Setup of alpha:
## mac_16bit
module mac_16bit(out_rounded,md,mr,clk,rst);
output reg [26:0] out_rounded;
input [15:0] md,mr;               
input clk,rst;
reg [15:0] MD,MR;
reg [39:0] acc;
wire [39:0] mult_out;
wire [17:0] PP0,PP1,PP2,PP3,PP4,PP5,PP6,PP7,PP8;
reg [31:0] PP0_reg,PP1_reg,PP2_reg,PP3_reg,PP4_reg,PP5_reg,PP6_reg,PP7_reg,PP8_reg;
wire [31:0] PP0_FULL,PP1_FULL,PP2_FULL,PP3_FULL,PP4_FULL,PP5_FULL,PP6_FULL,PP7_FULL,PP8_FULL;
wire [7:0] neg;
wire [31:0] sum0,carry0,sum1,carry1,sum2,carry2,sum3,carry3,sum4,carry4,sum5,carry5,sum6,carry6;
wire [39:0] new_acc;
reg [2:0] setup_count;
reg setup_completed;
reg [8:0] count;
generatePartialProducts PP(.PP0(PP0),.PP1(PP1),.PP2(PP2),.PP3(PP3),.PP4(PP4),.PP5(PP5),.PP6(PP6),.PP7(PP7),.PP8(PP8),.neg(neg),.MD(MD),.MR(MR));
genvar i;
assign PP0_FULL[16:0] = PP0;
for(i=31; i>16; i=i-1) begin
  assign PP0_FULL[i] = PP0_FULL[16];
end
assign PP1_FULL[18:2] = PP1;
for(i=31; i>18; i=i-1) begin
  assign PP1_FULL[i] = PP1_FULL[18];
end
assign PP1_FULL[1] = 1'b0;
assign PP1_FULL[0] = neg[0];
assign PP2_FULL[20:4] = PP2;
for(i=31; i>20; i=i-1) begin
  assign PP2_FULL[i] = PP2_FULL[20];
end
assign PP2_FULL[3] = 1'b0;
assign PP2_FULL[2] = neg[1];
for(i=0; i<2; i=i+1) begin
  assign PP2_FULL[i] = 1'b0;
end
assign PP3_FULL[22:6] = PP3;
for(i=31; i>22; i=i-1) begin
  assign PP3_FULL[i] = PP3_FULL[22];
end
assign PP3_FULL[5] = 1'b0;
assign PP3_FULL[4] = neg[2];
for(i=0; i<4; i=i+1) begin
  assign PP3_FULL[i] = 1'b0;
end
assign PP4_FULL[24:8] = PP4;
for(i=31; i>24; i=i-1) begin
  assign PP4_FULL[i] = PP4_FULL[24];
end
assign PP4_FULL[7] = 1'b0;
  ...
Settings: LEC_CHECK=0, ABC_AREA=0, CAP_MARGIN=25, CELL_PAD_IN_SITES_DETAIL_PLACEMENT=2, CORE_ASPECT_RATIO=1.19, CORE_MARGIN=2, CORE_UTILIZATION=32, CTS_CLUSTER_SIZE=12, GPL_ROUTABILITY_DRIVEN=0, GPL_TIMING_DRIVEN=0, HOLD_SLACK_MARGIN=0.09, MIN_ROUTING_LAYER=met2, SLEW_MARGIN=25; clock period 8.42 ns.
run.sh (not shown) runs the stock make flow with config.mk's settings and CLKGATE_MAP_FILE=.
alpha did not finish: a tool error stopped it during global routing (5_1_grt).
#### Input delta (beta over alpha)
==> flow/config.mk <==
export PLATFORM = sky130hd
export DESIGN_NAME = mac_16bit
export DESIGN_NICKNAME = mac_16bit
export VERILOG_FILES = /design/flow/design.v
export SDC_FILE = /design/flow/constraint.sdc
export NUM_CORES = 4
export LEC_CHECK = 0
export ABC_AREA = 1
export CAP_MARGIN = 20
export CORE_MARGIN = 2
export CORE_UTILIZATION = 40
export SLEW_MARGIN = 30
==> flow/constraint.sdc <==
create_clock -name core_clock -period 6.9 [get_ports {clk}]
set_input_delay 1.3800 -clock core_clock [delete_from_list [all_inputs] [get_ports {clk}]]
set_output_delay 1.3800 -clock core_clock [all_outputs]
set_load 0.01 [all_outputs]
==> comparison <==
Looking at the reports, beta completed the entire flow and the layout it produced met the timing, DRC and antenna checks.
Against alpha, beta reports a die size that is lower.
In the tables for beta and alpha, net count after synthesis reads lower with alpha.
[diff] area after synthesis, beta relative to alpha: improvement

* * *

## build 3
Starting RTL as in the previous note.
==> flow/design.v (excerpt) <==
module mac_16bit(out_rounded,md,mr,clk,rst);
output reg [26:0] out_rounded;
input [15:0] md,mr;               
input clk,rst;
reg [15:0] MD,MR;
reg [39:0] acc;
wire [39:0] mult_out;
wire [17:0] PP0,PP1,PP2,PP3,PP4,PP5,PP6,PP7,PP8;
reg [31:0] PP0_reg,PP1_reg,PP2_reg,PP3_reg,PP4_reg,PP5_reg,PP6_reg,PP7_reg,PP8_reg;
wire [31:0] PP0_FULL,PP1_FULL,PP2_FULL,PP3_FULL,PP4_FULL,PP5_FULL,PP6_FULL,PP7_FULL,PP8_FULL;
wire [7:0] neg;
wire [31:0] sum0,carry0,sum1,carry1,sum2,carry2,sum3,carry3,sum4,carry4,sum5,carry5,sum6,carry6;
wire [39:0] new_acc;
reg [2:0] setup_count;
reg setup_completed;
reg [8:0] count;
generatePartialProducts PP(.PP0(PP0),.PP1(PP1),.PP2(PP2),.PP3(PP3),.PP4(PP4),.PP5(PP5),.PP6(PP6),.PP7(PP7),.PP8(PP8),.neg(neg),.MD(MD),.MR(MR));
genvar i;
assign PP0_FULL[16:0] = PP0;
for(i=31; i>16; i=i-1) begin
  assign PP0_FULL[i] = PP0_FULL[16];
end
assign PP1_FULL[18:2] = PP1;
for(i=31; i>18; i=i-1) begin
  assign PP1_FULL[i] = PP1_FULL[18];
end
assign PP1_FULL[1] = 1'b0;
assign PP1_FULL[0] = neg[0];
assign PP2_FULL[20:4] = PP2;
for(i=31; i>20; i=i-1) begin
  assign PP2_FULL[i] = PP2_FULL[20];
end
assign PP2_FULL[3] = 1'b0;
assign PP2_FULL[2] = neg[1];
  ...
export LEC_CHECK = 0
export CAP_MARGIN = 20
export CORE_MARGIN = 2
export CORE_UTILIZATION = 66
export SLEW_MARGIN = 20
create_clock -name core_clock -period 3.45 [get_ports {clk}]
Build 3 had finished all stages when the layout checks came back failing, citing setup timing.
The inputs of build 6 differ from those of build 3 as listed below.
- an added CTS_CLUSTER_SIZE of 77
- an added SETUP_SLACK_MARGIN of 1.8
- a change of CORE_UTILIZATION from 66 to 72
- an added PLACE_DENSITY_LB_ADDON of 0.0
- a change of the clock period (ns, I/O delays scaled along) from 3.45 to 6.4
Build 6: all stages done; final checks FAILED (setup timing).
Build 6 against build 3; final cell count is down by a few percent.
Build 6 against build 3: fraction of area in registers went up 1.1 points, area inside the core boundary fell by 2700 µm², delay contributed by the slowest stage of the critical path now sits lower, worst setup slack saw an increase.
On clock slew at the register clock pins of the worst setup and hold paths, build 6 and build 3 are basically level.
Changes in build 67 relative to build 6:
- CTS_CLUSTER_SIZE: 77 -> unset
- PLACE_DENSITY_LB_ADDON: 0.0 -> unset
- SETUP_SLACK_MARGIN: 1.8 -> unset
- CORE_UTILIZATION: 72 -> 20
- the clock period (ns, I/O delays scaled along): 6.4 -> 9.82
==> comparison <==
Build 67: done, clean on timing, DRC and antenna. Route | build 67 vs build 6 | wire shorter in build 67. Largest net degree at the start of global routing: build 67 vs build 6 up 105. Compared with build 6, in build 67 count of clock buffers in the final design now sits higher, final worst slack now sits higher, met1 usage now sits lower.
What build 97 does differently from build 67 at the input level:
- swapping 20 for 72 in CORE_UTILIZATION
- putting PLACE_DENSITY_LB_ADDON at 0.0 where nothing was set
- putting CTS_CLUSTER_SIZE at 40 where nothing was set
- swapping 9.82 for 3.73 in the clock period (ns, I/O delays scaled along)
### Flow results
Layout checks on build 97: not met. Flow itself completed; violations: setup timing. Summary of build 97 over build 67: critical path depth now sits lower; design area now sits higher. Build 97 ends up with a total cell area at the placement stage that is 570 µm² higher than in build 67. When the final numbers for build 67 and build 97 were put side by side, the die span in y turned out to be greater in build 67. ~same half-perimeter wire length of the detailed placement result in build 67 and build 97. Final worst-path setup slack (build 97 over build 67): decrease, 5.84 ns. The final hold slack of build 97 exceeds that of build 67 by 0.0060 ns.
Input-level comparison between build 84 and build 97:
- setting SETUP_SLACK_MARGIN to 1.91 for the first time
- changing CTS_CLUSTER_SIZE from 40 to 72
- setting TNS_END_PERCENT to 80 for the first time
- changing the clock period (ns, I/O delays scaled along) from 3.73 to 6.47
## What came out
- As for a clean layout from build 84 and build 97, there is none.
- Final checks on build 84, whose flow otherwise completed, came back failing, citing setup timing.
- On die area, build 84 and build 97 are basically level.
- When build 84 is measured against build 97, its post-route standard cell area excluding fillers turns out about 5.5% lower.
- In the flow results for build 84 and build 97, the insertion delay of the later-clocked pin in the worst-skew pair is larger on build 97.
Modified inputs, build 91 compared to build 84
- TNS_END_PERCENT: 80 -> unset
- CORE_ASPECT_RATIO: unset -> 0.89
- SETUP_SLACK_MARGIN: 1.91 -> -0.38
- CTS_CLUSTER_SIZE: 72 -> 31
- the clock period (ns, I/O delays scaled along): 6.47 -> 5.44
==> comparison <==
Via count across build 91 and build 84: no real change. Taking build 84 as the reference, in build 91 final non-filler cell total went up, minimum setup slack in the final design now smaller, combined area of the multi-input logic cells now sits lower, final period demand of the worst path has decreased. Of the runs build 91 and build 84, none of them finished clean. Build 91 finished all stages; layout check result: FAIL, due to setup timing. Between build 84 and build 91, the worst slack on hold paths figures differ only marginally. For number of instances resized during post-cts repair, dividing the value from build 91 by the value from build 84 gives 0.904. In the tables for build 91 and build 84, required time of the critical path reads lower with build 91. Build 91 -> build 84: cell count listed in synth_stat.txt delta 0, exact match.

* * *

Starting RTL as in the previous note.
export LEC_CHECK = 0
export CAP_MARGIN = 40
export CORE_MARGIN = 2
export CORE_UTILIZATION = 72
export CTS_CLUSTER_DIAMETER = 260
export CTS_CLUSTER_SIZE = 15
export PLACE_DENSITY_LB_ADDON = 0.15
export SETUP_SLACK_MARGIN = 0.99
export SLEW_MARGIN = 20
create_clock -name core_clock -period 3.45 [get_ports {clk}]
The first run reached the layout checks and failed them: negative setup slack.
Then changed:
CAP_MARGIN = 5   (was 40)
CTS_CLUSTER_DIAMETER = not set   (was 260)
CTS_CLUSTER_SIZE = 75   (was 15)
PLACE_DENSITY_LB_ADDON = 0.0   (was 0.15)
SETUP_SLACK_MARGIN = not set   (was 0.99)
clock period = 6.24 ns   (was 3.45 ns; I/O delays follow)
=> The new run finished but fails on negative setup slack; routed wire length shrinks by a quarter to a third; die area is unchanged; synthesized cell count stays the same; maximum frequency grows by a quarter to a third; final cell count shrinks by a few percent.
